<file path="constraint.sdc">
create_clock -name core_clock -period 12.0 [get_ports {Clk}]
set_input_delay 2.4000 -clock core_clock [delete_from_list [all_inputs] [get_ports {Clk}]]
set_output_delay 2.4000 -clock core_clock [all_outputs]
set_load 0.01 [all_outputs]
</file>
<file path="design.v">
`timescale 1ns / 1ps
module Scrambler(
    input wire Clk,
    input wire Reset,
	 input wire En,
    input MAC_Data,
    output wire Scrambled_data
    );
	 reg [6:0] seed;              
	 wire Xored_seed = seed[3] ^ seed [6];
	 assign Scrambled_data = Xored_seed ^ MAC_Data;	
	 always@ (posedge Clk)begin
		if (Reset || ~En) begin
			seed <= 7'b1111111; 			 
		end
		else if (En)begin
			seed <= {seed[5:0] , Xored_seed};
		end
	 end
endmodule
`timescale 1ns / 1ps
module Scrambler_control(
    input wire Clk,
    input wire MAC_Data,
    input wire Reset,
	 input wire En,
    output reg Out
    );
	 wire Scrambled_data;
	 reg start_scramble ;
	 reg [6:0] Preamble_signal_length;
	 reg [11:0] FIFO;
	 Scrambler scrambler (
    .Clk(Clk), 
    .Reset(Reset), 
    .En(start_scramble), 
    .MAC_Data(FIFO[0]), 
    .Scrambled_data(Scrambled_data)
    );
	 always@(posedge Clk) begin
		 if (~En || Reset ) begin
			Out <= 1'b0;	 
			Preamble_signal_length <= 7'b0;
			start_scramble <= 1'b0;
			FIFO <= 12'b0; 
		 end
		 else if ( Preamble_signal_length < 7'd12 )begin
			Out <= 1'b1;
			FIFO[Preamble_signal_length] <= MAC_Data;
			Preamble_signal_length <= Preamble_signal_length + 1'b1;
		 end
		 else if ( Preamble_signal_length < 7'd36 ) begin
			Out <= FIFO[0];
			FIFO <= {MAC_Data,FIFO[11:1]};
			Preamble_signal_length <= Preamble_signal_length + 1'b1; 
		 end
		 else if ( Preamble_signal_length < 7'd84 ) begin
			start_scramble <= 1'b1;	 
			Out <= Scrambled_data;
			FIFO <={MAC_Data,FIFO[11:1]};
			Preamble_signal_length <= Preamble_signal_length + 1'b1; 
		 end 
		 else begin 
			Out <= 1'b0;
			FIFO <= 12'b0;	 
		 end
	 end
endmodule
`timescale 1ns / 1ps
module Encoder(
    input wire Data,
    input wire Clk,
    input wire Reset,
	 input wire EN,
    output wire Out
    );
	 parameter datalen = 48;
	 parameter indexsize = $clog2(2*datalen); 
	 parameter FIFOsize =100;
	 reg [FIFOsize:1] FIFO,NextFIFO;  
	 reg [6:1] shift;
	 reg [indexsize:1] in_index;
    always@ (Data , FIFO , shift , in_index)begin	
			NextFIFO = FIFO >> 1;
			if (in_index >= 1 && in_index <= FIFOsize)
				NextFIFO[in_index] = (Data ^ shift[1] ^ shift[2] ^ shift[4] ^ shift[5 ]);
			if (in_index+1 <= FIFOsize)
				NextFIFO[in_index+1] = (Data ^ shift[1] ^ shift[4] ^ shift[5] ^ shift[6]);
	 end
	 always@ (posedge Clk)begin
		if(Reset == 1'b1 || ~EN)begin
			shift <= 6'b0;  
			FIFO <= {FIFOsize{1'b0}};
			in_index <= {indexsize{1'b0}};
		end
		else begin
			FIFO <= NextFIFO;
			in_index <= in_index + 1'b1;
			shift <= {Data,shift[6:2]};
		end
	 end
	 assign Out = FIFO[1];
endmodule
`timescale 1ns / 1ps
module convencoder_control(
    input Clk,
    input Reset,
    input En,
	 input Data,
    output kout
    );
	 wire encoded_data;
	 reg start_endcode ;
	 reg [5:0] Signal_length;
	 reg [3:0] Preamble_detection;
	 reg [8:0] Data_lenght;
	 wire enable;
	 Encoder conv (
    .Data(Data), 
    .Clk(Clk), 
    .Reset(Reset), 
    .EN(start_endcode), 
    .Out(encoded_data));
	 always@ (posedge Clk)begin
		if (Reset || ~En)begin 
			start_endcode <= 1'b0;
			Preamble_detection <= 4'b0;
			Signal_length <= 6'b0;
		   Data_lenght <= 9'b0;
		end
		else if (Preamble_detection < 4'd12 && Preamble_detection != 12 )begin
			if (Data)begin
				Preamble_detection <= Preamble_detection + 1'b1;
			end
			else begin
				Preamble_detection <= 4'b0;
				end
		end
		else if (Signal_length < 5'd24) begin
			Signal_length <=  Signal_length + 1'b1;
		end	
		else if(Data_lenght < 96 ) begin
			start_endcode <=1;
			Data_lenght <= Data_lenght + 1'b1;
		end
		else
			start_endcode <=0;
	 end
	 assign enable = (Signal_length == 24)? 1'b1: 1'b0;
	 assign kout = (Reset || ~En)? 1'b0 :
						(Preamble_detection < 4'd12)?((Data)?1'b1:1'b0):
						(Signal_length < 5'd24)? Data:
						(Data_lenght < 96)?encoded_data:1'b0;
endmodule
`timescale 1ns / 1ps
module interleaver(
	 input wire Clk,
	 input wire Data,
	 input wire Reset,
	 input wire EN,
	 input wire [11:0] Size,
	 output wire Out
	 );
	 parameter Ncbps = 48;
	 parameter Nbpsc = 1;
	 parameter coding_rate = 1/2;
	 parameter OFDM_symbol = 1/2;
	 reg [96:1] in_data;			 
	 wire [2:0] sym_size;		 
	 wire [8:0] index;			 
	 reg [7:0] counter;			 
	 reg [6:0] index_out;		 
	 wire [1:0] s;					 
	 reg [6:0]temp_k;				 
	 reg [6:0]temp_x;				 
	 reg [6:0]temp_i;				 
	 integer j;
	 assign s = (Nbpsc/2 > 1)?Nbpsc/2:1;     
	 assign sym_size = (counter < 95)? 2'd0:   
							 (counter < 143)? 2'd1:
							 (counter < 191)? 2'd2:2'd3;
	 always@ (posedge Clk) begin
		if (~EN || Reset)begin															 
			in_data <= 96'b0;
			counter <= 8'b0;
			index_out <= 7'b0;
			temp_k <= 7'b0;
		end
		else if(counter < 192) begin			 
			if (counter < 96)												 
				in_data[counter+1] <= Data;													 
			if(counter >= 47)
				index_out <= index_out + 1'b1;  
			else
				temp_k <= temp_k + 1'b1;  													  
			counter <= counter + 1'b1;
		end	
		else
			counter <= 8'd200; 																 
	 end  
	 assign index = lut(index_out-48*sym_size) + 48*sym_size +1; 	 
	 assign Out = (counter < 40) ? 1'b0:												 
					  (counter < 143)? in_data[index] : 1'b0;
	 function [6:0] lut;
		input [6:0] a;
		reg [6:0] f_i;
		reg [6:0] f_x;
		begin
			f_i = (Ncbps>>4)*(a[3:0])+(a>>4);
			f_x = (s == 1)? 1'b0:(f_i+Ncbps-((86*Ncbps)/256));
			lut = (a < 48) ? s*(f_i>>(s-1))+f_x : 7'd0;
		end
	 endfunction
endmodule
`timescale 1ns / 1ps
module control_interleaver(
    input Clk,
    input Reset,
    input En,
	 input Data,
    output reg Out
    );
	 wire interleaved_data ;
	 reg start_Interleaver ;
	 reg [5:0] Signal_length;
	 reg [3:0] Preamble_detection;
	 reg [8:0] Data_lenght;
	 reg [8:0] counter;
	 wire enable;
	 reg [35:0] shiftreg; 
	 wire [11:0] size;
	 assign size = 96;
	 reg [5:0] out_index;
	interleaver interleaver (
    .Clk(Clk), 
    .Data(Data), 
    .Reset(Reset), 
    .EN(start_Interleaver), 
    .Size(size), 
    .Out(interleaved_data)
    );
	 always@ (posedge Clk)begin
		if (Reset || ~En)begin 
			start_Interleaver <= 1'b0;
			Preamble_detection <= 4'b0;
			Signal_length <= 6'b0;
		   Data_lenght <= 9'b0;
			counter <= 9'b0;
			shiftreg <= 36'b0;
			Out <= 1'b0;
			out_index <= 6'b0;
		end
		else if (Preamble_detection < 4'd12 )begin
			if (Data)begin
				Preamble_detection <= Preamble_detection + 1'b1;
				Out <= 1'b0;
				shiftreg[Preamble_detection] <= 1'b1;
			end
			else begin
				Preamble_detection <= 4'b0;
				Out <= 1'b0;
				shiftreg[Preamble_detection] <= 1'b0;
				end
		end
		else if (Signal_length < 5'd24) begin
			Signal_length <=  Signal_length + 1'b1;
			shiftreg[Preamble_detection + Signal_length] <= Data;
			if (Signal_length > 5'd1)begin
				Out <= shiftreg[out_index];
				out_index <= out_index + 1'b1;
			end
		end	
		else if (Data_lenght < 9'd96 && counter < 14)begin
			counter <= counter + 1'b1;
			start_Interleaver <=1;
			Out <= shiftreg[out_index];
			out_index <= out_index + 1'b1;
		end
		else if(Data_lenght < 9'd96 && counter < 192 ) begin
			Out <= interleaved_data ;
			start_Interleaver <=1;
			Data_lenght <= Data_lenght + 1'b1;
		end
		else
			Out <= 1'b0;
	 end
	 assign enable = (Signal_length == 24)? 1'b1: 1'b0;
endmodule
`timescale 1ns / 1ps
module deinterleaver(
	 input wire Clk,
	 input wire Data,
	 input wire Reset,
	 input wire EN,
	 input wire [11:0] Size,
	 output wire Out
	 );
	 parameter Ncbps = 48;
	 parameter Nbpsc = 1;
	 parameter x = 16/Ncbps;
	 reg [96:1] in_data;
	 wire [2:0] sym_size;
	 wire [8:0] index;
	 reg [7:0] counter;
	 reg [6:0] k;
	 reg [6:0] index_out;
	 wire [1:0] s;
	 reg [6:0]temp_k;
	 reg [6:0]temp_x;
	 reg [6:0]temp_i;
	 integer j;
	 assign s = (Nbpsc/2 > 1)?Nbpsc/2:1;     
	 assign sym_size = (counter < 95)? 2'd0:
							 (counter < 143)? 2'd1:
							 (counter < 191)? 2'd2:2'd3;
	 always@ (posedge Clk) begin
		if (~EN || Reset)begin
			in_data <= 96'b0;
			counter <= 8'b0;
			index_out <= 7'b0;
			temp_k <= 7'b0;
		end
		else if(counter < 192) begin
			if (counter < 96)												 
				in_data[counter+1] <= Data;
			if(counter >= 47)
				index_out <= index_out + 1'b1;
			else
				temp_k <= temp_k + 1'b1; 
			counter <= counter + 1'b1;
		end	
		else
			counter <= 8'd200;
	 end  
	 assign index = (counter < 160)? lut(index_out-48*sym_size) + 48*sym_size +1 : 1'b0; 
	 assign Out = (counter < 40) ? 1'b0:
					  (counter < 143)? in_data[index] : 1'b0;
	 function [6:0] lut;
		input [6:0] a;
		begin
			lut = (a < 48) ? 16*a - (Ncbps-1)*((a*86)/256) : 7'd0;
		end
	 endfunction
endmodule
`timescale 1ns / 1ps
module control_deinterleaver(
    input Clk,
    input Reset,
    input En,
	 input Data,
    output reg Out
    );
	 wire deinterleaved_data ;
	 reg start_Denterleaver ;
	 reg [5:0] Signal_length;
	 reg [3:0] Preamble_detection;
	 reg [8:0] Data_lenght;
	 reg [8:0] counter;
	 wire enable;
	 reg [35:0] shiftreg; 
	 wire [11:0] size;
	 assign size = 96;
	 reg [5:0] out_index;
	 deinterleaver deinterleaver (
    .Clk(Clk), 
    .Data(Data), 
    .Reset(Reset), 
    .EN(start_Denterleaver), 
    .Size(size), 
    .Out(deinterleaved_data)
    );
	 always@ (posedge Clk)begin
		if (Reset || ~En)begin 
			start_Denterleaver <= 1'b0;
			Preamble_detection <= 4'b0;
			Signal_length <= 6'b0;
		   Data_lenght <= 9'b0;
			counter <= 9'b0;
			shiftreg <= 36'b0;
			Out <= 1'b0;
			out_index <= 6'b0;
		end
		else if (Preamble_detection < 4'd12 )begin
			if (Data)begin
				Preamble_detection <= Preamble_detection + 1'b1;
				Out <= 1'b0;
				shiftreg[Preamble_detection] <= 1'b1;
			end
			else begin
				Preamble_detection <= 4'b0;
				Out <= 1'b0;
				shiftreg[Preamble_detection] <= 1'b0;
				end
		end
		else if (Signal_length < 5'd24) begin
			Signal_length <=  Signal_length + 1'b1;
			shiftreg[Preamble_detection + Signal_length] <= Data;
			end
		else if (Data_lenght < 9'd96 && counter < 48)begin
			counter <= counter + 1'b1;
			start_Denterleaver <=1;
			if (counter > 12)begin
				Out <= shiftreg[out_index];
				out_index <= out_index + 1'b1;
			end
		end
		else if(Data_lenght < 9'd96 && counter < 192 ) begin
			Out <= deinterleaved_data ;
			start_Denterleaver <=1;
			Data_lenght <= Data_lenght + 1'b1;
		end
		else
			Out <= 1'b0;
	 end
	 assign enable = (Signal_length == 24)? 1'b1: 1'b0;
endmodule
`timescale 1ns / 1ps
module Viterbidecoder(
    input wire Data,
    input wire Clk,
	 input wire EN,
    input wire Reset,
    output wire Out
    );
	 parameter in_size = 96;
	 parameter out_sise = 48;
	 reg flag_outputmod;									 
	 reg [47:0] outreg;     							 
	 reg [10:1] counter; 								 
	 reg [in_size-1:0] FIFO;							 
	 reg [6:1] CS,NS;        
	 reg [2:1] out0,out1,cost0,cost1;   			  
	 reg flag;												  
	 always@ (posedge Clk) begin
		if (Reset == 1'b1 || ~EN)	begin
			CS <= 6'b0;
			outreg <=48'b0;
			flag_outputmod <=0;
			counter <= 10'b0;
			FIFO <= {in_size{1'b0}};
			flag <=0;
		end
		else if ( counter < in_size && flag == 0 ) begin
			FIFO[counter] <= Data;
			if (counter == in_size -1)
				flag <=1;
			else	
				counter <= counter + 1'b1;
		end
		else if ( counter < 2*in_size && flag == 1)begin
					if (counter >= in_size && counter < in_size + 48)	 
						outreg[counter-in_size] <= CS[6];
					CS <= NS;
				   FIFO <= FIFO >> 2;
					counter <= counter + 1;
		end
		else if ( counter < (2*in_size+out_sise) && flag == 1) begin
			 flag_outputmod <=1;
			 outreg <= outreg>>1;
		end
	 end
	always@(*) begin
			out0[1] = 1'b0 ^ CS[1] ^ CS[2] ^ CS[4] ^ CS[5];
			out0[2] = 1'b0 ^ CS[1] ^ CS[4] ^ CS[5] ^ CS[6];
			cost0 = (FIFO[1]^out0[1]) + (FIFO[2]^out0[2]);
			out1[1] = 1'b1 ^ CS[1] ^ CS[2] ^ CS[4] ^ CS[5];
			out1[2] = 1'b1 ^ CS[1] ^ CS[4] ^ CS[5] ^ CS[6];
			cost1 = (FIFO[1]^out1[1]) + (FIFO[2]^out1[2]); 
			if(cost0 <= cost1)
				NS = {1'b0,CS[6:2]};
			else
				NS = {1'b1,CS[6:2]};
	end
	 assign Out = outreg[0];
endmodule
`timescale 1ns / 1ps
module viterbicontrol(
    input Clk,
    input Reset,
    input En,
	 input Data,
    output reg Out
    );
	 wire viterbied_data ;
	 reg start_Viterbi ;
	 reg [5:0] Signal_length;
	 reg [3:0] Preamble_detection;
	 reg [8:0] Data_lenght;
	 reg [8:0] counter;
	 wire enable;
	 reg [35:0] shiftreg; 
	 Viterbidecoder Viterbi (
    .Data(Data), 
    .Clk(Clk), 
    .EN(start_Viterbi), 
    .Reset(Reset), 
    .Out(viterbied_data)
    );
	 always@ (posedge Clk)begin
		if (Reset || ~En)begin 
			start_Viterbi <= 1'b0;
			Preamble_detection <= 4'b0;
			Signal_length <= 6'b0;
		   Data_lenght <= 9'b0;
			counter <= 9'b0;
			shiftreg <= 36'b0;
			Out <= 1'b0;
		end
		else if (Preamble_detection < 4'd12 )begin
			if (Data)begin
				Preamble_detection <= Preamble_detection + 1'b1;
				Out <= 1'b0;
				shiftreg[Preamble_detection] <= 1'b1;
			end
			else begin
				Preamble_detection <= 4'b0;
				Out <= 1'b0;
				shiftreg[Preamble_detection] <= 1'b0;
				end
		end
		else if (Signal_length < 5'd24) begin
			Signal_length <=  Signal_length + 1'b1;
			Out <= 1'b0;
			shiftreg[Preamble_detection + Signal_length] <= Data;
		end	
		else if (Data_lenght < 9'd96 && counter < 156)begin
			Out <= 1'b0;
			start_Viterbi <=1;
			Data_lenght <= Data_lenght + 1'b1;
			counter <= counter + 1'b1;
		end
		else if(counter < 156)
			counter <= counter + 1'b1;
		else if (Signal_length == 5'd24 && counter < 192) begin
			Out <= shiftreg[0];
			shiftreg <= shiftreg >> 1 ;
			counter <= counter + 1'b1;
			Data_lenght <= 9'b0;		
		end
		else if(Data_lenght < 9'd96 && counter == 192 ) begin
			Out <= viterbied_data ;
			start_Viterbi <=1;
			Data_lenght <= Data_lenght + 1'b1;
		end
		else
			Out <= 1'b0;
	 end
	 assign enable = (Signal_length == 24)? 1'b1: 1'b0;
endmodule
`timescale 1ns / 1ps
module Descrambler(
    input wire Clk,
    input wire Reset,
    input wire Scrambled_Data,
    input wire En,
    output wire Descrambled_Data
    );
	 reg [2:0] counter_intial_seed;
	 reg [6:0] seed;
	 assign Descrambled_Data = (counter_intial_seed > 7'd6)?Scrambled_Data^seed[6]^seed[3]:1'b0;
	 always@(posedge Clk)begin
		if( ~En || Reset )begin
			seed <= 7'b0;
			counter_intial_seed <= 3'b0;
		end
		else if ( En )begin 
			if (counter_intial_seed < 3'd7)begin
				seed <= {seed[5:0],Scrambled_Data};
				counter_intial_seed <= counter_intial_seed+1;
			end 
			else 
				seed <= { seed[5:0] , seed[6]^seed[3] };
		end
	 end
endmodule
`timescale 1ns / 1ps
module Descrambler_control(
    input Clk,
    input Reset,
    input En,
	 input Data,
    output reg Out
    );
	 wire Descrambled_data;
	 reg start_Descramble ;
	 reg [5:0] Signal_length;
	 reg [3:0] Preamble_detection;
	 reg [6:0] Data_lenght;
	Descrambler descrambler (
		 .Clk(Clk), 
		 .Reset(Reset), 
		 .Scrambled_Data(Data), 
		 .En(start_Descramble), 
		 .Descrambled_Data(Descrambled_data)
		 ); 
	 always@ (posedge Clk)begin
		if (Reset || ~En)begin 
			start_Descramble <= 1'b0;
			Preamble_detection <= 4'b0;
			Signal_length <= 6'b0;
		   Data_lenght <= 7'b0;
			Out <= 1'b0;
		end
		else if (Preamble_detection < 4'd12 )begin
			if (Data)begin
				Preamble_detection <= Preamble_detection + 1'b1;
				Out <= 1'b0;
			end
			else
				Preamble_detection <= 4'b0;
		end
		else if (Signal_length < 5'd24) begin
			Signal_length <=  Signal_length + 1'b1;
			Out <= Data;
		end	
		else if(Data_lenght < 6'd48 ) begin
			Out <= Descrambled_data;
			start_Descramble <=1;
			Data_lenght <= Data_lenght + 1'b1;
		end
		else
			Out <= 1'b0;
	 end
endmodule
`timescale 1ns / 1ps
module Topmodule(
    input wire Clk,
    input wire Data,
    input wire Reset,
    input wire En,
    output reg Out
    );
	 wire Out_scrambler;
	 wire Out_descrambler;
	 wire Out_convendcoder;
	 wire Out_viterbi;
	 wire Out_interleaver;
	 wire Out_deinterleaver;
	 reg [9:0] counter;
	 Scrambler_control Scrambler (
    .Clk(Clk), 
    .MAC_Data(Data), 
    .Reset(Reset), 
    .En(En), 
    .Out(Out_scrambler)
    );
	 convencoder_control convendcoder (
    .Clk(Clk), 
    .Reset(Reset), 
    .En(En), 
    .Data(Out_scrambler), 
    .kout(Out_convendcoder)
    );
	 control_interleaver interleaved (
    .Clk(Clk), 
    .Reset(Reset), 
    .En(En), 
    .Data(Out_convendcoder), 
    .Out(Out_interleaver)
    );
	 control_deinterleaver deinterleaved (
    .Clk(Clk), 
    .Reset(Reset), 
    .En(En), 
    .Data(Out_interleaver), 
    .Out(Out_deinterleaver) 
    );
	 viterbicontrol vit (
    .Data(Out_deinterleaver), 
    .Clk(Clk), 
    .En(En), 
    .Reset(Reset), 
    .Out(Out_viterbi)
    );
	 Descrambler_control Descrambler (
    .Clk(Clk),  
    .Reset(Reset), 
    .En(En), 
    .Data(Out_viterbi), 
    .Out(Out_descrambler)
    );
	always@ (posedge Clk)begin
		if(~En || Reset) begin
			Out <= 1'b0;
			counter <= 10'b0;
		end
		else 
			Out <= Out_descrambler;
	end
endmodule
</file>
<file path="config.mk">
export PLATFORM = sky130hd
export DESIGN_NAME = Topmodule
export DESIGN_NICKNAME = Topmodule
export VERILOG_FILES = /design/flow/design.v
export SDC_FILE = /design/flow/constraint.sdc
export NUM_CORES = 4
export LEC_CHECK = 0
export ABC_AREA = 1
export CAP_MARGIN = 20
export CELL_PAD_IN_SITES_GLOBAL_PLACEMENT = 1
export CORE_ASPECT_RATIO = 0.5
export CORE_MARGIN = 2
export CORE_UTILIZATION = 61
export CTS_CLUSTER_DIAMETER = 278
export CTS_CLUSTER_SIZE = 89
export PLACE_DENSITY = 0.8
export SETUP_SLACK_MARGIN = 3.44
export SLEW_MARGIN = 20
export TNS_END_PERCENT = 30
</file>
<file path="run.sh">
#!/bin/bash
# the make line also repeats each setting of config.mk as NAME=value (left out here)
make -C /OpenROAD-flow-scripts/flow DESIGN_CONFIG=/design/flow/config.mk WORK_HOME=/design/flow/orfs CLKGATE_MAP_FILE= finish
</file>
==> run summary, run 1 <==
Implementation results. The run stopped with a tool error. The flow halted during global placement without I/O (3_1_place_gp_skip_io). The tool reported: "[ERROR GPL-0301] Utilization 101.195 % exceeds 100%". Per the OpenROAD floorplan log, the width of the die is 399.5 µm. Share of synthesized cell area in and-or and or-and compound cells landed at 23.62%. Among all cell types in the netlist, the one instantiated most often is nand2_1. The chip area line in the Yosys stat output reads 47700 µm². Sequential element share of the synthesized area landed at 32.86%. Top-area cell type share of the netlist area landed at 32.86%. By count the netlist is led by nand2_1 (1293), inv_1 (898), dfxtp_1 (783), o21ai_0 (735), nor2_1 (719). In this run the full chip footprint comes out at 80580 µm².

In this run, the synthesized area fraction spent on adder and majority cells is recorded as 5.204%. Yosys mapped a number of flops with a built-in enable equal to 0. Y dimension of the die landed at 201.7 µm.

The synthesis report names the predominant flop master as dfxtp_1. Simple-gate share of the synthesized area landed at 26.30%. Number of distinct library cells after synthesis landed at 62. The cell area that synthesis handed to floorplanning was 47700 µm². For reference, the top cells by area after synthesis are dfxtp_1 (33%), nand2_1 (10%), o21ai_0 (7.7%). The synthesis run identifies the leading combinational cell family as simple AND/OR/NAND/NOR gates.

Of the post-synthesis cell area, the part taken by muxes is 0.04197%. In the synthesized netlist, the number of instances is 7262. The region available for standard cell placement spans 77380 µm². The cell type that accounts for the most area after synthesis is dfxtp_1.

Number of register bits inferred by synthesis landed at 783. Pre-placement core utilization landed at 61.64%. After floorplanning, the core was divided into 72 placement rows. Average cell area after synthesis landed at 6.568 µm². Fraction of registers with async set/reset landed at 0%. Net count after synthesis landed at 7450.

After Yosys synthesis, XOR and XNOR cells account for 1.500% of the synthesized area. Counting the warning lines in the Yosys log gives 13. The synthesized netlist was found by Yosys to have 7262 cells.
==> inputs of run 2 (changes only) <==
- ABC_AREA: 1 -> default
- CAP_MARGIN: 20 -> 10
- CELL_PAD_IN_SITES_GLOBAL_PLACEMENT: 1 -> 0
- CORE_ASPECT_RATIO: 0.5 -> default
- CORE_UTILIZATION: 61 -> 72
- CTS_CLUSTER_DIAMETER: 278 -> 88
- CTS_CLUSTER_SIZE: 89 -> 17
- GPL_ROUTABILITY_DRIVEN: default -> 0
- HOLD_SLACK_MARGIN: default -> 0.04
- PLACE_DENSITY: 0.8 -> default
- PLACE_DENSITY_LB_ADDON: default -> 0.01
- SETUP_SLACK_MARGIN: 3.44 -> default
- TNS_END_PERCENT: 30 -> default
- clock period: 12.0 -> 8.33 ns (I/O delays scaled with it)
==> run summary, run 2 <==
Implementation results. Placed wire-length estimate landed at 81130 µm. Largest net degree at the start of global routing landed at 108. According to the hold report, the worst path is of the register to register type.

Y dimension of the die landed at 257.7 µm (+28%). Power per unit of standard cell area landed at 128.7 nW/µm². Standard-cell row count landed at 92 (+28%). The sequential element share of the synthesized area is 33.84% (+0.97 points). STA classifies the critical path startpoint as a register. The checks that failed: setup timing.

Delay of the slowest critical-path stage landed at 0.60 ns. Pre-placement core utilization landed at 73.17% (+12 points). In the final report, the number of hold violations comes to 0.

Part of the power in registers landed at 59.8%. Across the routed clock network, the largest skew measured is 0.02964 ns. The commonest cells after synthesis are dfxtp_1 (783), nand2_1 (779), nor2_1 (535), a21oi_1 (519), o21ai_0 (400). The clock network power reported by the tool is 2.44 mW. The worst register-to-register path begins at deinterleaved.deinterleaver.counter[1]$_SDFF_PP0_. Number of I/O pins landed at 5.

The worst setup path is of the register to register kind. The number of register bits inferred by synthesis is 783 (unchanged). Number of enable-type register cells in the synthesized netlist landed at 0 (unchanged). Number of cells traversed by the worst register-to-register path landed at 43.

Via count of the first global-routing pass landed at 40340. TritonCTS built the clock tree. Final-stage net count landed at 5812.

The path with the worst hold slack has its endpoint at Scrambler.scrambler.seed[1]$_SDFFE_PP1P_. The clock passes through at most 3 buffers. The final critical path takes up 114.2% of the cycle. The fraction of registers with async set/reset was 0% (unchanged). The yosys warning tally is 13 (unchanged).

Post-route DRC violation count landed at 0. Top-area cell type share of the netlist area landed at 33.84% (+0.97 points). For this run, the total global-route usage over all layers was measured as 36.22%.

0 antenna diodes ended up in the layout. Clock tree synthesis inserted a total of 52 buffers. Count of max-cap constraint violations landed at 0. The slowest stage of the critical path belongs to the cell fa_1.

Looking at the power breakdown, the clock network takes 39.0% of the total. The final report lists a non-filler cell total of 6475. The flow ran to the end, but the layout failed its checks. Among the non-sequential cells, simple AND/OR/NAND/NOR gates take the most area. The count of nets left with antenna violations once routing finished came out at 0. In this run the number of cells on the critical path is 43.

Per the power-grid run, VDD falls by no more than 0.1500 mV. Power dissipated in sequential cells landed at 3.74 mW. The post-synthesis cell area was 46330 µm² (-2.9%). The area enclosed by the die boundary was 66390 µm² (-18%). The pin closest to its max-slew limit shows a slew of 1.197 ns.

The kind of cell with the highest combined delay along the critical path is adder cells. Highest clock rate landed at 105.1 MHz. The cell total in the yosys stat output came to 5866 (-19%). The layout has 4766 filler cells. Across all checked pins, the minimum headroom to the slew limit is 19.89%. Number of distinct library cells after synthesis landed at 103 (+66%). The critical path starts at deinterleaved.deinterleaver.counter[1]$_SDFF_PP0_. Number of DRC violations after detailed-routing iteration 0 landed at 5877. Setup repair after global routing could not meet its margin everywhere. The fraction of synthesized area in multiplexers is 8.229% (+8.2 points). Maximum fanout encountered on the critical timing path landed at 3.

The first detailed-routing pass ran for 9 iterations. Number of levels in the clock H-tree landed at 2. Critical path required time landed at 8.85 ns. The number of antenna violations at the first check in global routing came to 1.

Buffer-and-inverter tally for the worst setup path landed at 5. Sorting the Yosys area breakdown by cell type puts at the top dfxtp_1. The x dimension of the die is 257.7 µm (-35%). Portion of total power attributed to combinational logic landed at 1.2%. Layout overhead on the synthesized area landed at 4.991%. The simple-gate share of the synthesized area was 22.44% (-3.9 points). Core area landed at 63310 µm² (-18%).

STA puts the critical path data arrival time at 10.03 ns. Final critical path time including I/O delays and setup landed at 9.511 ns. Clock latency on the worst-skew pair landed at 0.64 ns. Summed over all cells, the static leakage comes to 16.13 nW.

By instance count, the cell type seen most on the critical path is fa_1. The analysis attributes to net switching a power of 1.366 mW. Instance tally after logic synthesis landed at 5866 (-19%).

As logged by OpenROAD, the buffers inserted on ports number 4. The final timing report gives a worst setup slack of -1.181 ns. Detail-routed via count per cell landed at 6.762. Final tally of max-slew violations landed at 0. The share of synthesized cell area in and-or and or-and compound cells was 21.17% (-2.4 points).

For this run the top cell type by instance count after synthesis was dfxtp_1. The layout report lists the combined flip-flop and latch area as 15680 µm². Number of clock sinks seen by CTS landed at 783. The power report lists the combinational group at 75.7 µW.

Summed over all layers, the routed wires come to 125400 µm. The capture point of the worst register-to-register path is recorded as deinterleaved.Out$_SDFFE_PP0P_. Per the detail_route report, routed wire per instance is 19.36 µm. Clock input transition at the sequential cells of the worst setup and hold paths landed at 0.08 ns. In the power breakdown, the internal column shows 4.894 mW. The global route stage reports its total congestion overflow as 0.

Clock tree synthesis selected as its root buffer the cell clkbuf_16. Net switching is 21.82% of the power. STA lists the startpoint of the worst hold path as Scrambler.scrambler.seed[0]$_SDFFE_PP1P_. After synthesis, the cell types taking the most area are dfxtp_1 (34%), nand2_1 (6.3%), a21oi_1 (5.6%). STA classifies the critical path endpoint as a register. Chip area estimate from yosys synthesis landed at 46330 µm² (-2.9%). The final timing report counts setup violations totalling 1. Cell area after layout landed at 48640 µm².

Number of cells traversed by the worst hold path landed at 1. Net count after synthesis landed at 6054 (-19%). The post-synthesis share of cell area spent on xor and xnor gates came to 4.135% (+2.6 points). In this run the worst setup path terminates at deinterleaved.Out$_SDFFE_PP0P_. Among all flip-flop cells after synthesis, the most frequent one is dfxtp_1. The first global-routing pass estimated 204300 µm of wire.

Count of tool warnings landed at 63. Average cell area after synthesis landed at 7.898 µm² (+20%). Detailed routing inserted a total of 43790 vias. The area share of fa/ha/maj cells after synthesis is 5.358% (+0.15 points). Summing all placed instances gives a cell area of 46890 µm².

The number of placed instances, taps included, is 6399. Area used by multi-input combinational logic landed at 28890 µm². The largest share of the power goes to registers. Setup slack on the worst reg-to-reg path comes out at -1.18 ns.
==> run 2: cell type report <==
class                      instances  area share [%]
tap                              846           2.176
timing repair buffer             135           2.279
multi-input combinational       4509           59.39
sequential                       783           32.23
clock buffer                      55           2.742
clock inverter                     4         0.07203
inverter                         143           1.104
==> run 2: timing repair <==
action / CTS / global route
setup buffers: 8 / 5
pin swaps: 36 / 28
resized: 13 / 13
endpoints found under the hold margin: 0 / 0
hold buffers: 0 / 0
endpoints found under the setup margin: 1 / 1
==> run 2: per-stage QoR <==
| stage | setup slack, ns | hold slack, ns | TNS (ns) | utilization, % | power, mW |
|---|---|---|---|---|---|
| after detailed placement | -1.227 | 0.3993 | -1.227 | 74.06 | 3.905 |
| after global routing | -1.547 | 0.4330 | -1.547 | 76.83 | 6.420 |
| final | -1.181 | 0.4153 | -1.181 | 76.83 | 6.259 |
| after global placement | -0.9592 | 0.3883 | -0.9592 | 74.06 | 3.905 |
| after floorplan | -0.9161 | 0.3863 | -0.9161 | - | 3.882 |
| after CTS | -1.109 | 0.4201 | -1.109 | 76.43 | 6.278 |
==> run 2: per-layer routing <==
metal	track usage, %	wire, µm	vias to the layer above
met2	58.33	57410	2248
met4	13.36	4243	0
li1	-	-	20600
met1	49.37	52450	20600
met5	0	0	-
met3	5.605	11270	338
==> inputs of run 3 (changes only) <==
- CAP_MARGIN: 10 -> 20
- CELL_PAD_IN_SITES_GLOBAL_PLACEMENT: 0 -> default
- CORE_UTILIZATION: 72 -> 70
- CTS_CLUSTER_DIAMETER: 88 -> default
- CTS_CLUSTER_SIZE: 17 -> default
- GPL_ROUTABILITY_DRIVEN: 0 -> default
- HOLD_SLACK_MARGIN: 0.04 -> default
- PLACE_DENSITY_LB_ADDON: 0.01 -> default
- SETUP_SLACK_MARGIN: default -> 2.59
- clock period: 8.33 -> 9.76 ns (I/O delays scaled with it)
==> run summary, run 3 <==
Implementation results. The net count after synthesis is 6054 (unchanged). The run finished with no timing, DRC or antenna violations. The main area contributors are dfxtp_1 (34%), nand2_1 (6.3%), a21oi_1 (5.6%). Total iterations of the first detailed-routing run landed at 7 (-2). The post-synthesis cell area was 46330 µm² (unchanged).

The critical path is of the register to register type. Total setup violations reported at the end of the flow landed at 0 (-1). Y dimension of the die landed at 261.3 µm (+1.4%). TritonCTS built the clock tree. Layout overhead on the synthesized area landed at 7.343%. Vias after detailed routing landed at 43270 (-1.2%).

Clock input transition at the sequential cells of the worst setup and hold paths landed at 0.06 ns (-0.02 ns). The synthesis run identifies the leading combinational cell family as simple AND/OR/NAND/NOR gates. Detail-routed via count per cell landed at 6.613 (-2.2%). The routed wire length is 125500 µm (+0.11%). The worst setup path is captured at a register.

Number of nets still failing antenna checks after routing landed at 0 (unchanged). Number of distinct library cells after synthesis landed at 103 (unchanged). Per the CTS log, the root buffer master is clkbuf_16. The cell total in the yosys stat output came to 5866 (unchanged). Remaining global-route overflow landed at 0 (unchanged). The highest clock rate is 106.1 MHz (+0.89%). Cell area after layout landed at 49730 µm² (+2.2%). The number of I/O port buffers came to 4 (unchanged).

The fraction of synthesized area in multiplexers was 8.229% (unchanged). Final critical path time including I/O delays and setup landed at 9.427 ns (-0.08407 ns). The buffer-and-inverter tally for the worst setup path came to 7 (+2). Final worst slack landed at 0.3334 ns (+1.514 ns). The worst hold path begins at Scrambler.scrambler.seed[5]$_SDFFE_PP1P_. The tightest min-delay check is of the register to register type. Count of tool warnings landed at 66 (+4.8%).

The delay of the slowest critical-path stage came to 0.52 ns (-0.08 ns). Total inserted antenna cells landed at 0 (unchanged). The number of cells traversed by the worst hold path is 1 (unchanged). The synthesis stats list as the most numerous cell dfxtp_1.

The global router's overall resource usage is 35.61% (-0.61 points). After synthesis, the most frequently instantiated cells are dfxtp_1 (783), nand2_1 (779), nor2_1 (535), a21oi_1 (519), o21ai_0 (400). The power per unit of standard cell area was 131.9 nW/µm² (+2.5%). The share of the clock period used by the worst path was 96.58% (-18 points). Internal portion of total power landed at 5.124 mW (+4.7%). The number of levels in the clock H-tree was 3 (+1). Logic depth of the worst path, buffers included landed at 41 (-4.7%).

The number of DRC violations after detailed-routing iteration 0 came to 4471 (-24%). STA classifies the critical path startpoint as a register. In this run the critical register-to-register path is captured at deinterleaved.Out$_SDFFE_PP0P_. On the critical path the largest part of the delay comes from adder cells.

Switching power share of the total landed at 21.89% (+0.065 points). Sequential element share of the synthesized area landed at 33.84% (unchanged). The share of synthesized cell area in and-or and or-and compound cells was 21.17% (unchanged). Fraction of registers with async set/reset landed at 0% (unchanged). Worst relative slew slack landed at 20.88% (+0.99 points). The count of max-cap constraint violations is 0 (unchanged). The pre-placement core utilization is 70.59% (-2.6 points). The largest part of the power goes to the clock network. The transition at the pin with the smallest max-transition slack was 1.182 ns (-0.01477 ns).

The standard-cell row count was 94 (+2.2%). The placed wire-length estimate is 80870 µm (-0.32%). Portion of total power attributed to combinational logic landed at 1.0% (-0.2 points).

The net switching power was 1.436 mW (+5.1%). Number of cells traversed by the worst register-to-register path landed at 41 (-4.7%). Number of buffers created by CTS landed at 83 (+60%).

Instance tally after logic synthesis landed at 5866 (unchanged). Via count of the first global-routing pass landed at 40130 (-0.53%). Overall power after layout landed at 6.560 mW (+4.8%).

The worst slack at placement is -0.03185 ns (+1.196 ns). The core area came to 65630 µm² (+3.7%). The final setup skew is 0.02884 ns (-0.0008082 ns). Critical path required time landed at 10.29 ns (+1.44 ns). Worst hold margin landed at 0.4094 ns (-0.005910 ns). X dimension of the die landed at 261.3 µm (+1.4%). The number of clock sinks seen by CTS came to 783 (unchanged).

Per-cell routed wire length landed at 19.19 µm (-0.91%). Part of the power in registers landed at 48.8% (-11 points). The average cell area after synthesis came to 7.898 µm² (unchanged). The congestion estimate from routability-driven global placement came to 0.9457. The combinational gate power came to 64.6 µW (-15%). Number of register bits inferred by synthesis landed at 783 (unchanged). Maximum fanout encountered on the critical timing path landed at 3 (unchanged). Number of antenna violations at the first check in global routing landed at 1 (unchanged).

Summed over all instances, the cell type with the most area after synthesis is dfxtp_1. The endpoint of the worst hold path is reported as Scrambler.scrambler.seed[6]$_SDFFE_PP1P_. The area enclosed by the die boundary came to 68250 µm² (+2.8%). The top-area cell type share of the netlist area came to 33.84% (unchanged).

The simple-gate share of the synthesized area was 22.44% (unchanged). Data arrival time at the worst-slack endpoint landed at 9.96 ns (-0.07 ns). The yosys warning tally is 13 (unchanged). Setup repair after global routing could not meet its margin everywhere. The worst setup slack for register-to-register paths came to 0.33 ns (+1.51 ns). Largest net degree at the start of global routing landed at 108 (unchanged). Looking at the critical path, the single cell with the biggest stage delay is fa_1.

Chip area estimate from yosys synthesis landed at 46330 µm² (unchanged). For the worst reg-to-reg path, the startpoint reported by OpenROAD is deinterleaved.deinterleaver.counter[0]$_SDFF_PP0_. Number of enable-type register cells in the synthesized netlist landed at 0 (unchanged). The launch point of the critical path was reported as deinterleaved.deinterleaver.counter[0]$_SDFF_PP0_. Post-route DRC violation count landed at 0 (unchanged). Power attributed to the clock group landed at 3.30 mW (+35%). The critical path ends at deinterleaved.Out$_SDFFE_PP0P_. The area share of fa/ha/maj cells after synthesis is 5.358% (unchanged). Count of final hold-check violations landed at 0 (unchanged). Counting stages on the worst path, the most repeated cell is fa_1.

The power dissipated in sequential cells was 3.20 mW (-14%). The total placed instance area was 46540 µm² (-0.75%). Post-synth the commonest register cell is dfxtp_1.

The number of fillers in the final layout was 5086 (+6.7%). Final tally of max-slew violations landed at 0 (unchanged). First-pass GRT wire length landed at 203800 µm (-0.22%). Post-synthesis share of cell area spent on xor and xnor gates landed at 4.135% (unchanged). Clock latency on the worst-skew pair landed at 0.64 ns (about the same). Maximum resistive drop on vdd landed at 0.1253 mV (-16%). The part of the power in the clock network came to 50.3% (+11 points). The number of I/O pins is 5 (unchanged). The maximum count of clock buffers along a single path is 3 (unchanged). The leakage power came to 16.61 nW (+3.0%).

Final-stage net count landed at 5798 (-0.24%).
run 3: layout make-up:
cell class / instances / area (µm²) / area share, %
well taps: 864 / 1081 / 2.174
flip-flops and latches: 783 / 15680 / 31.53
multi-input cells: 4509 / 28870 / 58.05
clock buffers: 118 / 2402 / 4.831
inverters: 143 / 536.8 / 1.079
repair buffers: 90 / 743.2 / 1.495
clock inverters: 35 / 420.4 / 0.8454
run 3: layer usage:
metal	vias up	global-route usage, %	wire [µm]
met5	-	0	13
met2	1916	58.36	58340
met4	2	13.90	4224
li1	20650	-	-
met3	357	4.994	9466
met1	20340	47.67	53470
run 3: metrics by stage:
stage	std cells	util [%]	TNS (ns)
floorplan	5866	-	0
global placement	6368	70.90	0
detailed placement	6368	70.91	-0.03185
CTS	6533	75.45	0
global route	6542	75.77	-0.06299
finish	6542	75.77	0
run 3: timing repair:
action                                 4_1_cts  5_1_grt
pin swaps                                   35       20
hold buffers                                 0        0
endpoints found under the hold margin        0        0
setup endpoints to repair                    1        1
resized                                     15       10
buffers inserted                            12        5
==> inputs of run 4 (changes only) <==
- ABC_AREA: default -> 0
- CELL_PAD_IN_SITES_DETAIL_PLACEMENT: default -> 2
- CELL_PAD_IN_SITES_GLOBAL_PLACEMENT: default -> 1
- CORE_ASPECT_RATIO: default -> 1.34
- CORE_UTILIZATION: 70 -> 63
- CTS_CLUSTER_DIAMETER: default -> 177
- GPL_ROUTABILITY_DRIVEN: default -> 0
- GPL_TIMING_DRIVEN: default -> 1
- SETUP_SLACK_MARGIN: 2.59 -> default
- SLEW_MARGIN: 20 -> 0
- clock period: 9.76 -> 11.6 ns (I/O delays scaled with it)
==> run summary, run 4 <==
Implementation results. For this run, the leading register cell type out of synthesis is dfxtp_1. The core area came to 73100 µm² (+11%). The largest total area in the synthesized netlist belongs to dfxtp_1. The top-area cell type share of the netlist area came to 33.84% (unchanged). Fraction of synthesized area in multiplexers landed at 8.229% (unchanged). Simple-gate share of the synthesized area landed at 22.44% (unchanged). Net count after synthesis landed at 6054 (unchanged). Yosys warning tally landed at 13 (unchanged). Fraction of registers with async set/reset landed at 0% (unchanged).

Post-synthesis share of cell area spent on xor and xnor gates landed at 4.135% (unchanged). Post-synthesis cell area landed at 46330 µm² (unchanged). Instance tally after logic synthesis landed at 5866 (unchanged). The y dimension of the die is 317.9 µm (+22%). The standard-cell row count came to 115 (+22%). The first error in the log reads "[ERROR DPL-0033] detailed placement checks failed during check placement". Chip area estimate from yosys synthesis landed at 46330 µm² (unchanged). Number of I/O pins landed at 5 (unchanged).

By instance count, the leading cell after synthesis is dfxtp_1. The number of enable-type register cells in the synthesized netlist came to 0 (unchanged). The pre-placement core utilization was 63.38% (-7.2 points). The number of distinct library cells after synthesis came to 103 (unchanged).

The synthesis report lists the most area-consuming cells as dfxtp_1 (34%), nand2_1 (6.3%), a21oi_1 (5.6%). Cell total in the yosys stat output landed at 5866 (unchanged). Number of register bits inferred by synthesis landed at 783 (unchanged). Sequential element share of the synthesized area landed at 33.84% (unchanged). The run stopped with a tool error. The x dimension of the die is 238.3 µm (-8.8%). After synthesis, the largest family of logic cells by area is simple AND/OR/NAND/NOR gates. Average cell area after synthesis landed at 7.898 µm² (unchanged). The flow stopped in detailed placement (3_5_place_dp). Number of I/O port buffers landed at 4 (unchanged). By count the netlist is led by dfxtp_1 (783), nand2_1 (779), nor2_1 (535), a21oi_1 (519), o21ai_0 (400). Share of synthesized cell area in and-or and or-and compound cells landed at 21.17% (unchanged). Area share of fa/ha/maj cells after synthesis landed at 5.358% (unchanged). The area enclosed by the die boundary was 75740 µm² (+11%).
-- run 4: metrics by stage --
stage | worst slack [ns] | hold slack [ns] | total power, mW | instances
2_1_floorplan | 1.820 | 0.3863 | 2.788 | 5866
3_3_place_gp | 0.7170 | 0.3928 | 2.805 | 6438
==> inputs of run 5 (changes only) <==
- ABC_AREA: 0 -> default
- CELL_PAD_IN_SITES_DETAIL_PLACEMENT: 2 -> default
- CELL_PAD_IN_SITES_GLOBAL_PLACEMENT: 1 -> default
- CORE_ASPECT_RATIO: 1.34 -> default
- CORE_UTILIZATION: 63 -> 26
- CTS_CLUSTER_DIAMETER: 177 -> default
- GPL_ROUTABILITY_DRIVEN: 0 -> default
- GPL_TIMING_DRIVEN: 1 -> default
- SLEW_MARGIN: 0 -> 20
- clock period: 11.6 -> 18.5 ns (I/O delays scaled with it)
==> run summary, run 5 <==
Implementation results. Cell total in the yosys stat output landed at 5866 (unchanged). The yosys warning tally is 13 (unchanged). Number of hold buffers added after cts landed at 0.

Power per unit of standard cell area landed at 70.31 nW/µm². Per-cell routed wire length landed at 16.27 µm. Overall power after layout landed at 3.619 mW.

Data arrival time at the worst-slack endpoint landed at 11.81 ns. Per the timing report, the most critical flop-to-flop path finishes at deinterleaved.Out$_SDFFE_PP0P_. Remaining global-route overflow landed at 0. Cell area after layout landed at 51470 µm².

TritonCTS built the clock tree. Combinational gate power landed at 33.6 µW. The fraction of registers with async set/reset came to 0% (unchanged).

The endpoint of the worst hold path is reported as Scrambler.scrambler.seed[1]$_SDFFE_PP1P_. The critical path's slowest stage uses the library cell dfxtp_1. In this run the critical register-to-register path is launched from deinterleaved.deinterleaver.counter[0]$_SDFF_PP0_. The timing report notes that buffer and inverter cells on the critical path total 7.

Looking at the group totals, the largest power group turns out to be the clock network. Cell resize tally after clock tree synthesis landed at 0. Per STA, the endpoint of the critical path is deinterleaved.Out$_SDFFE_PP0P_. On the worst setup and hold paths after CTS, the clock-pin slew comes to 0.06 ns.

The top-area cell type share of the netlist area was 33.84% (unchanged). Part of the power in registers landed at 46.6%. Final critical path time including I/O delays and setup landed at 11.25 ns. Routed wire length landed at 130200 µm. The synthesis stats list as the most numerous cell dfxtp_1. Power attributed to sequential cells is 1.69 mW.

Area share of fa/ha/maj cells after synthesis landed at 5.358% (unchanged). X dimension of the die landed at 426.1 µm (+79%). The simple-gate share of the synthesized area is 22.44% (unchanged). The global router reports that the layer with the highest usage is met2. Number of enable-type register cells in the synthesized netlist landed at 0 (unchanged). Via count of the first global-routing pass landed at 40010. The y dimension of the die came to 426.1 µm (+34%). Number of post-CTS setup repair buffers landed at 0. Per the synth stats, the flop cell with the highest instance count is dfxtp_1.

The number of register bits inferred by synthesis came to 783 (unchanged). In the global route stage, met1 resource usage came out at 18.86%. Dividing the detail-routed via count by the number of cells gives 5.312.

Count of max-cap constraint violations landed at 0. After the last flow step, the layout net total stands at 5782. The final route contains 42530 vias.

The routed layout reports a DRC error count of 0. For reference, the final report shows the max-slew violation count at 0. The flow reports an fmax of 88.89 MHz. The critical path endpoint has a required time of 19.06 ns. Post-synthesis share of cell area spent on xor and xnor gates landed at 4.135% (unchanged). The flow ran to the end and the layout has no timing, DRC or antenna violations. Chip area estimate from yosys synthesis landed at 46330 µm² (unchanged).

After the first detailed-routing iteration, the DRC count stood at 3978. Worst hold margin landed at 0.4077 ns. STA classifies the critical path startpoint as a register. Sequential element share of the synthesized area landed at 33.84% (unchanged).

The CTS report gives the tree buffer count as 88. The power report attributes to the combinational group a share of 0.9%. The number of clock sinks came to 783.

STA reports the tightest min-delay check as being of type register to register. Number of I/O port buffers landed at 4 (unchanged). Part of the power in the clock network landed at 52.4%. Total global-route track usage over all layers is 13.90%. The first detailed-routing pass ran for 6 iterations. Entering global routing, the biggest net connects 159 pins.

Share of synthesized cell area in and-or and or-and compound cells landed at 21.17% (unchanged). The number of antenna violations at the first check in global routing was 1. Share of the clock period used by the worst path landed at 60.81%.

Number of distinct library cells after synthesis landed at 103 (unchanged). The net count after synthesis is 6054 (unchanged). Setup repair after global routing left no endpoint under its margin. On the critical path the largest part of the delay comes from adder cells. The pre-placement core utilization was 26.25% (-37 points). In the final timing run, aggregate negative setup slack is 0 ns.

Maximum count of clock buffers along a single path landed at 3. STA shows the worst reg2reg path with a cell count of 44. Checking max transition, the worst relative margin is 22.80%. Post-synthesis cell area landed at 46330 µm² (unchanged). Global-route met2 utilization landed at 22.83%. Delay of the slowest critical-path stage landed at 0.61 ns. Once detail routing completed, the nets flagged for antenna violations numbered 0.

For reference, the critical path is launched at deinterleaved.deinterleaver.counter[0]$_SDFF_PP0_. Average cell area after synthesis landed at 7.898 µm² (unchanged). Worst setup slack for register-to-register paths landed at 7.25 ns.

After layout, the setup clock skew is reported as 0.04018 ns. Total inserted antenna cells landed at 0. Switching power as a fraction of the total was reported as 22.25%. For this design the total switching power over the nets is 805.4 µW. The leakage power in the latest report is 16.62 nW. Per the run report, area growth between synthesis and finish was 11.11%. After synthesis, the largest family of logic cells by area is simple AND/OR/NAND/NOR gates. The biggest area contributor in the post-synthesis netlist is dfxtp_1. Per STA, the library cell used most along the worst path is ha_1.

Per report_power, the Clock row totals 1.90 mW. Counting buffers and inverters, the worst setup path is 44 cells deep. Total setup violations reported at the end of the flow landed at 0. The transition time recorded at the tightest slew-check pin is 1.154 ns. The critical path is of the register to register type. The standard-cell row count is 154 (+34%). For the worst min-delay path, the startpoint reported by OpenROAD is Scrambler.scrambler.seed[0]$_SDFFE_PP1P_.

For reference, the top cells by count after synthesis are dfxtp_1 (783), nand2_1 (779), nor2_1 (535), a21oi_1 (519), o21ai_0 (400). The worst setup path is captured at a register. The fraction of synthesized area in multiplexers is 8.229% (unchanged). Routing resource usage on met3 recorded by global route was 1.802%. Area enclosed by the die boundary landed at 181600 µm² (+140%). Clock latency on the worst-skew pair landed at 0.70 ns. CTS placed an instance of clkbuf_16 at the clock tree root. Sorting the synthesized cells by area gives the leading types as dfxtp_1 (34%), nand2_1 (6.3%), a21oi_1 (5.6%).

Maximum resistive drop on vdd landed at 0.06236 mV. Number of I/O pins landed at 5 (unchanged). Placed wire-length estimate landed at 83720 µm. Core area landed at 176500 µm² (+140%). Count of tool warnings landed at 65. Hold-check failures listed in the final report amount to 0. Number of cells traversed by the worst hold path landed at 1. The instance tally after logic synthesis came to 5866 (unchanged). Final weighted congestion of routability-driven global placement landed at 0.8699. Total placed instance area landed at 48250 µm².

The first global-routing pass estimated 213900 µm of wire. Number of levels in the clock H-tree landed at 3. Cell internal power was estimated by the tool at 2.814 mW. Looking at the critical path, the highest net fanout was 14.
==> run 5: layout make-up <==
class,count,area [µm²]
fill,18740,125000
multi-input combinational,4509,28610
sequential,783,15680
tap,2340,2928
clock buffer,127,2590
timing repair buffer,69,600.6
inverter,143,536.8
clock inverter,35,531.8
==> run 5: per-stage QoR <==
stage,std cells,worst slack (ns),utilization (%)
after floorplan,5866,8.720,-
after global placement,7841,7.646,27.33
after detailed placement,7841,7.414,27.34
after CTS,8003,7.320,29.10
after global routing,8006,6.554,29.16
final,8006,7.251,29.16
==> run 5: routing by layer <==
| metal | vias up | part of all wire (%) |
|---|---|---|
| met4 | 0 | 2.7 |
| met1 | 20430 | 46 |
| met5 | - | 0 |
| met3 | 232 | 5.1 |
| met2 | 1247 | 46 |
| li1 | 20620 | - |
==> inputs of run 6 (changes only) <==
- CORE_UTILIZATION: 26 -> 65
- MAX_ROUTING_LAYER: default -> met4
- clock period: 18.5 -> 9.68 ns (I/O delays scaled with it)
==> run summary, run 6 <==
Implementation results. The run finished, with violations left. In this run the layout check failures are setup timing. The fraction of registers with async set/reset came to 0% (unchanged). The detail-routed via count per cell came to 6.478 (+22%). Number of distinct library cells after synthesis landed at 103 (unchanged). Remaining global-route overflow landed at 0 (unchanged). Among all flip-flop cells after synthesis, the most frequent one is dfxtp_1. Layout overhead on the synthesized area landed at 8.256%.

Number of I/O pins landed at 5 (unchanged). Met2 wirelength from detailed routing landed at 56770 µm (-5.8%). The x dimension of the die was 271.0 µm (-36%).

The transition at the pin with the smallest max-transition slack came to 1.200 ns (+0.04639 ns). The worst setup slack for register-to-register paths came to -0.05 ns (-7.30 ns). The portion of total power attributed to combinational logic is 1.0% (about the same).

Highest clock rate landed at 102.8 MHz (+16%). The post-synthesis cell area is 46330 µm² (unchanged). Setup repair after global routing could not meet its margin everywhere. Routed wire length landed at 125500 µm (-3.6%). Share of synthesized cell area in and-or and or-and compound cells landed at 21.17% (unchanged). Final-stage net count landed at 5828 (+0.80%). Number of cells traversed by the worst hold path landed at 1 (unchanged). The wire length on met1 was 56100 µm (-6.2%). STA classifies the critical path startpoint as a register.

Post-synthesis share of cell area spent on xor and xnor gates landed at 4.135% (unchanged). Internal portion of total power landed at 5.265 mW (+87%). The count of final hold-check violations was 0 (unchanged).

For reference, the top cells by count after synthesis are dfxtp_1 (783), nand2_1 (779), nor2_1 (535), a21oi_1 (519), o21ai_0 (400). Part of the power in registers landed at 47.9% (+1.3 points). Fraction of synthesized area in multiplexers landed at 8.229% (unchanged). The area enclosed by the die boundary came to 73420 µm² (-60%). The power dissipated in sequential cells was 3.23 mW (+91%).

Top-area cell type share of the netlist area landed at 33.84% (unchanged). The buffer-and-inverter tally for the worst setup path is 8 (+1). Power attributed to combinational cells is 64.3 µW. Net switching power landed at 1.472 mW (+83%). Sorting the Yosys area breakdown by cell type puts at the top dfxtp_1.

The total inserted antenna cells was 0 (unchanged). The number of clock sinks seen by CTS was 783 (unchanged). Average cell area after synthesis landed at 7.898 µm² (unchanged). For the worst reg-to-reg path, the endpoint reported by OpenROAD is deinterleaved.Out$_SDFFE_PP0P_. The logic depth of the worst path, buffers included came to 42 (-4.5%). Largest net degree at the start of global routing landed at 101 (-36%). Number of levels in the clock H-tree landed at 3 (unchanged). Wire length on met3 landed at 9405 µm (+42%). Standard-cell row count landed at 97 (-37%). After detailed routing, no signal wire sits above met4. Cell total in the yosys stat output landed at 5866 (unchanged). The vias after detailed routing was 43080 (+1.3%). Number of antenna violations at the first check in global routing landed at 0 (-1). Switching power share of the total landed at 21.85% (-0.40 points).

The clock input transition at the sequential cells of the worst setup and hold paths came to 0.06 ns (about the same). By instance count, the leading cell after synthesis is dfxtp_1. The final worst slack was -0.04747 ns (-7.298 ns). The maximum fanout encountered on the critical timing path came to 6 (-8). The critical path in this run is classified as register to register.

Global router's overall resource usage landed at 33.91% (+20 points). The net count after synthesis was 6054 (unchanged). Pre-placement core utilization landed at 65.93% (+40 points). Number of register bits inferred by synthesis landed at 783 (unchanged). TritonCTS built the clock tree. The number of hold buffers added after cts came to 0 (unchanged). After synthesis, the largest family of logic cells by area is simple AND/OR/NAND/NOR gates. Post-route DRC violation count landed at 0 (unchanged). The final tally of max-slew violations was 0 (unchanged). Counting stages on the worst path, the most repeated cell is fa_1. The number of enable-type register cells in the synthesized netlist came to 0 (unchanged). The capture point of the critical path was reported as deinterleaved.Out$_SDFFE_PP0P_.

Chip area estimate from yosys synthesis landed at 46330 µm² (unchanged). The worst setup path is captured at a register. Number of DRC violations after detailed-routing iteration 0 landed at 4727 (+19%).

Final setup skew landed at 0.03631 ns (-0.003862 ns). Placed wire-length estimate landed at 80370 µm (-4.0%). Per STA, the startpoint of the critical path is deinterleaved.deinterleaver.counter[5]$_SDFF_PP0_.

Share of the clock period used by the worst path landed at 100.5% (+40 points). The endpoint of the worst hold path is reported as Scrambler.scrambler.seed[6]$_SDFFE_PP1P_. The tightest min-delay check is of the register to register type. The core area came to 70270 µm² (-60%). Number of I/O port buffers landed at 4 (unchanged). By area the synthesized netlist is led by dfxtp_1 (34%), nand2_1 (6.3%), a21oi_1 (5.6%). Clock latency on the worst-skew pair landed at 0.66 ns (-0.04 ns). The worst relative slew slack is 19.37% (-3.4 points). Count of max-cap constraint violations landed at 0 (unchanged). Final weighted congestion of routability-driven global placement landed at 0.9713 (+12%). Power per unit of standard cell area landed at 134.3 nW/µm² (+91%). The final critical path time including I/O delays and setup is 9.727 ns (-1.522 ns). Looking at hold timing, the worst path starts from Scrambler.scrambler.seed[5]$_SDFFE_PP1P_. Yosys warning tally landed at 13 (unchanged). Via count of the first global-routing pass landed at 39820 (-0.48%). Simple-gate share of the synthesized area landed at 22.44% (unchanged). Delay of the slowest critical-path stage landed at 0.52 ns (-0.09 ns). Per-cell routed wire length landed at 18.87 µm (+16%). Ranked by power, first place goes to the clock network.

The worst hold margin is 0.4065 ns (-0.001243 ns). Maximum count of clock buffers along a single path landed at 3 (unchanged). Count of tool warnings landed at 66 (+1.5%). Area share of fa/ha/maj cells after synthesis landed at 5.358% (unchanged). Number of nets still failing antenna checks after routing landed at 0 (unchanged).

The slowest stage of the critical path belongs to the cell fa_1. Fraction of the core area covered by cells at the end of the flow landed at 71.37% (+42 points). Critical path required time landed at 10.21 ns (-8.85 ns). Sequential element share of the synthesized area landed at 33.84% (unchanged). The leakage power is 16.80 nW (+1.1%). The timing report attributes the biggest portion of critical-path delay to adder cells.

The y dimension of the die is 271.0 µm (-36%). Number of cells traversed by the worst register-to-register path landed at 42 (-4.5%). Data arrival time at the worst-slack endpoint landed at 10.26 ns (-1.55 ns). For the worst reg-to-reg path, the startpoint reported by OpenROAD is deinterleaved.deinterleaver.counter[5]$_SDFF_PP0_. In this run the clock root is driven by a clkbuf_16. Total iterations of the first detailed-routing run landed at 8 (+2). Instance tally after logic synthesis landed at 5866 (unchanged). The power attributed to the clock group is 3.45 mW (+82%). The maximum resistive drop on vdd was 0.1501 mV (+140%). The number of buffers created by CTS came to 86 (-2.3%). The part of the power in the clock network came to 51.2% (-1.2 points). Total setup violations reported at the end of the flow landed at 1 (+1). The first-pass GRT wire length is 205000 µm (-4.2%). The number of fillers in the final layout is 5733 (-69%).
run 6: cell type report:
class | count | area (µm²) | share of cell area (%)
flip-flops and latches | 783 | 15680 | 31.26
well taps | 940 | 1176 | 2.345
repair buffers | 117 | 937.1 | 1.869
clock buffers | 118 | 2494 | 4.972
clock inverters | 40 | 475.5 | 0.9480
multi-input cells | 4509 | 28850 | 57.53
inverters | 143 | 539.3 | 1.075
run 6: routing by layer:
metal / vias to the layer above / global-route usage (%)
met3: 284 / 4.118
met2: 1672 / 52.60
li1: 20710 / -
met5: - / -
met4: 0 / 10.13
met1: 20410 / 46.37
run 6: through the flow:
step	std cells	setup WS, ns	cell area (µm²)	total power [mW]	TNS, ns
CTS	6640	-0.03525	49800	6.764	-0.03525
finish	6650	-0.04747	50150	6.737	-0.04747
global placement	6480	-0.1166	46790	3.361	-0.1166
detailed placement	6480	-0.2632	46790	3.361	-0.2632
global route	6650	-0.5512	50150	6.895	-0.5512
floorplan	5866	0.06921	46330	3.341	0
run 6: what timing repair did:
action                                  4_1_cts  5_1_grt
pin swaps                                     3       39
cloned                                        0        0
resized                                       5       42
endpoints found under the setup margin        1        1
setup buffers                                 2        7
==> inputs of run 7 (changes only) <==
- CAP_MARGIN: 20 -> 10
- CELL_PAD_IN_SITES_GLOBAL_PLACEMENT: default -> 0
- CORE_UTILIZATION: 65 -> 72
- CTS_CLUSTER_DIAMETER: default -> 172
- CTS_CLUSTER_SIZE: default -> 17
- HOLD_SLACK_MARGIN: default -> 0.04
- MAX_ROUTING_LAYER: met4 -> default
- PLACE_DENSITY_LB_ADDON: default -> 0.01
- SETUP_SLACK_MARGIN: default -> 2.42
- clock period: 9.68 -> 8.33 ns (I/O delays scaled with it)
==> run summary, run 7 <==
Implementation results. The number of cells traversed by the worst hold path was 1 (unchanged). The flow ran to the end, but the layout failed its checks. Count of tool warnings landed at 65 (-1.5%).

The area share of fa/ha/maj cells after synthesis came to 5.358% (unchanged). The number of levels in the clock H-tree is 2 (-1). The most critical min-delay path falls under register to register. The standard-cell row count came to 92 (-5.2%). Power attributed to the clock group landed at 2.45 mW (-29%). Of all power groups, the one with the highest power is registers. Tracing the worst setup path back leads to its startpoint at deinterleaved.deinterleaver.counter[1]$_SDFF_PP0_. Combinational gate power landed at 75.7 µW. Power per unit of standard cell area landed at 128.5 nW/µm² (-4.3%). For reference, the top cells by count after synthesis are dfxtp_1 (783), nand2_1 (779), nor2_1 (535), a21oi_1 (519), o21ai_0 (400).

STA classifies the critical path endpoint as a register. The core area came to 63310 µm² (-9.9%). The number of distinct library cells after synthesis came to 103 (unchanged). The instance tally after logic synthesis was 5866 (unchanged). The critical path required time was 8.87 ns (-1.34 ns). The clock input transition at the sequential cells of the worst setup and hold paths came to 0.08 ns (+0.02 ns).

For the worst reg-to-reg path, the startpoint reported by OpenROAD is deinterleaved.deinterleaver.counter[1]$_SDFF_PP0_. The final tally of max-slew violations came to 0 (unchanged). The post-synthesis share of cell area spent on xor and xnor gates came to 4.135% (unchanged). Per-cell routed wire length landed at 19.32 µm (+2.3%).

OpenSTA lists the critical path endpoint as deinterleaved.Out$_SDFFE_PP0P_. Vias after detailed routing landed at 43660 (+1.3%). Share of the clock period used by the worst path landed at 112.3% (+12 points).

The final-stage net count was 5820 (-0.14%). Logic depth of the worst path, buffers included landed at 46 (+9.5%). Total iterations of the first detailed-routing run landed at 10 (+2). The internal portion of total power was 4.891 mW (-7.1%). The net switching power came to 1.381 mW (-6.2%). The part of the power in registers is 59.7% (+12 points). Number of cells traversed by the worst register-to-register path landed at 46 (+9.5%). The number of clock sinks seen by CTS was 783 (unchanged). For the worst min-delay path, the startpoint reported by OpenROAD is Scrambler.scrambler.seed[4]$_SDFFE_PP1P_. The synthesis run identifies the leading combinational cell family as simple AND/OR/NAND/NOR gates.

The maximum fanout encountered on the critical timing path was 3 (-3). The delay of the slowest critical-path stage is 0.52 ns (about the same). Simple-gate share of the synthesized area landed at 22.44% (unchanged). Final setup skew landed at 0.03338 ns (-0.002936 ns). The highest clock rate is 106.9 MHz (+4.0%). The via count of the first global-routing pass was 39950 (+0.33%). The total placed instance area came to 46940 µm² (+0.32%).

The remaining global-route overflow is 0 (unchanged). Net count after synthesis landed at 6054 (unchanged). Final weighted congestion of routability-driven global placement landed at 0.9488 (-2.3%). Looking at the hold checks, the worst path lands on Scrambler.scrambler.seed[5]$_SDFFE_PP1P_. Number of I/O port buffers landed at 4 (unchanged).

In this run the layout overhead on the synthesized area is reported as 5.321%. The top-area cell type share of the netlist area came to 33.84% (unchanged). Part of the power in the clock network landed at 39.1% (-12 points). X dimension of the die landed at 257.7 µm (-4.9%). Total inserted antenna cells landed at 0 (unchanged). Post-synth the commonest register cell is dfxtp_1. The largest net degree at the start of global routing is 149 (+48%). Total setup violations reported at the end of the flow landed at 1 (unchanged). Detail-routed via count per cell landed at 6.736 (+4.0%). The global-route met2 utilization was 57.58% (+5.0 points). The met1 demand-to-capacity share in global routing came to 49.31% (+2.9 points). Placed wire-length estimate landed at 80780 µm (+0.52%). The share of synthesized cell area in and-or and or-and compound cells is 21.17% (unchanged). The number of antenna violations at the first check in global routing was 1 (+1). Pre-placement core utilization landed at 73.17% (+7.2 points). The maximum count of clock buffers along a single path is 3 (unchanged). The cell total in the yosys stat output is 5866 (unchanged). Number of enable-type register cells in the synthesized netlist landed at 0 (unchanged).

TritonCTS built the clock tree. STA classifies the critical path startpoint as a register. CTS placed an instance of clkbuf_16 at the clock tree root. The chip area estimate from yosys synthesis is 46330 µm² (unchanged). Global routing put the most usage on met2.

By area the synthesized netlist is led by dfxtp_1 (34%), nand2_1 (6.3%), a21oi_1 (5.6%). The y dimension of the die was 257.7 µm (-4.9%). The number of buffers created by CTS was 52 (-40%). The switching power share of the total was 22.01% (+0.16 points). The synthesis stats list as the most numerous cell dfxtp_1. Power dissipated in sequential cells landed at 3.74 mW (+16%). The worst setup slack for register-to-register paths is -1.03 ns (-0.98 ns). The final worst slack is -1.027 ns (-0.9797 ns). The routed wire length came to 125200 µm (-0.26%). Yosys warning tally landed at 13 (unchanged). Per STA, the worst path accumulates the most delay in the family adder cells. Global router's overall resource usage landed at 35.98% (+2.1 points). By startpoint and endpoint, the worst setup path is classified as register to register. Post-synthesis cell area landed at 46330 µm² (unchanged). A clean result was blocked by setup timing. The leakage power was 16.18 nW (-3.7%). The clock latency on the worst-skew pair came to 0.64 ns (-0.02 ns). On the critical path, the stage with the largest delay is an instance of fa_1.

The number of register bits inferred by synthesis came to 783 (unchanged). The number of nets still failing antenna checks after routing came to 0 (unchanged). The average cell area after synthesis came to 7.898 µm² (unchanged).

The post-route DRC violation count was 0 (unchanged). The cell type that accounts for the most area after synthesis is dfxtp_1. First-pass GRT wire length landed at 202800 µm (-1.1%). The area enclosed by the die boundary is 66390 µm² (-9.6%). The worst relative slew slack is 20.82% (+1.5 points). Sequential element share of the synthesized area landed at 33.84% (unchanged). Fraction of registers with async set/reset landed at 0% (unchanged). The overall power after layout was 6.272 mW (-6.9%). The maximum resistive drop on vdd came to 0.1670 mV (+11%). The capture point of the worst register-to-register path is recorded as deinterleaved.Out$_SDFFE_PP0P_.

Met3 routing resource usage after global routing landed at 5.624% (+1.5 points). The transition at the pin with the smallest max-transition slack was 1.183 ns (-0.01691 ns). The final critical path time including I/O delays and setup was 9.357 ns (-0.3703 ns). Setup repair after global routing could not meet its margin everywhere. The number of DRC violations after detailed-routing iteration 0 came to 5181 (+9.6%). Count of max-cap constraint violations landed at 0 (unchanged).

The count of final hold-check violations was 0 (unchanged). Number of I/O pins landed at 5 (unchanged). The portion of total power attributed to combinational logic was 1.2% (+0.2 points). The cell area after layout was 48790 µm² (-2.7%). The buffer-and-inverter tally for the worst setup path was 14 (+6). The data arrival time at the worst-slack endpoint is 9.89 ns (-0.37 ns).

Fraction of synthesized area in multiplexers landed at 8.229% (unchanged).
==> run 7: per-layer routing <==
metal	up-vias	part of all wire [%]
met3	333	9.4
met5	-	0
li1	20620	-
met2	2221	46
met1	20480	42
met4	0	3.3
==> run 7: final cells by class <==
| cell class | instances | area, µm² |
|---|---|---|
| Fill cell | 4834 | 14520 |
| Clock inverter | 3 | 33.78 |
| Multi-Input combinational cell | 4509 | 28990 |
| Timing Repair Buffer | 143 | 1160 |
| Sequential cell | 783 | 15690 |
| Inverter | 143 | 539.3 |
| Clock buffer | 54 | 1330 |
| Tap cell | 846 | 1059 |
==> run 7: repair_timing <==
item                                    4_1_cts  5_1_grt
setup buffers                                 9        8
endpoints found under the hold margin         0        0
endpoints found under the setup margin       48       79
pin swaps                                    39       38
gates resized                                21       42
hold buffers                                  0        0
==> run 7: through the flow <==
stage / setup TNS [ns] / hold WS [ns] / setup slack, ns / util (%) / instances
finish: -1.027 / 0.3982 / -1.027 / 77.07 / 6481
global route: -1.404 / 0.4190 / -1.404 / 77.07 / 6481
CTS: -1.067 / 0.4050 / -1.067 / 76.56 / 6471
detailed placement: -1.145 / 0.3940 / -1.145 / 74.15 / 6405
global placement: -0.9872 / 0.3876 / -0.9872 / 74.15 / 6405
floorplan: -0.9161 / 0.3863 / -0.9161 / - / 5866
No activity file was given, so power comes from the tool's default toggle rates.
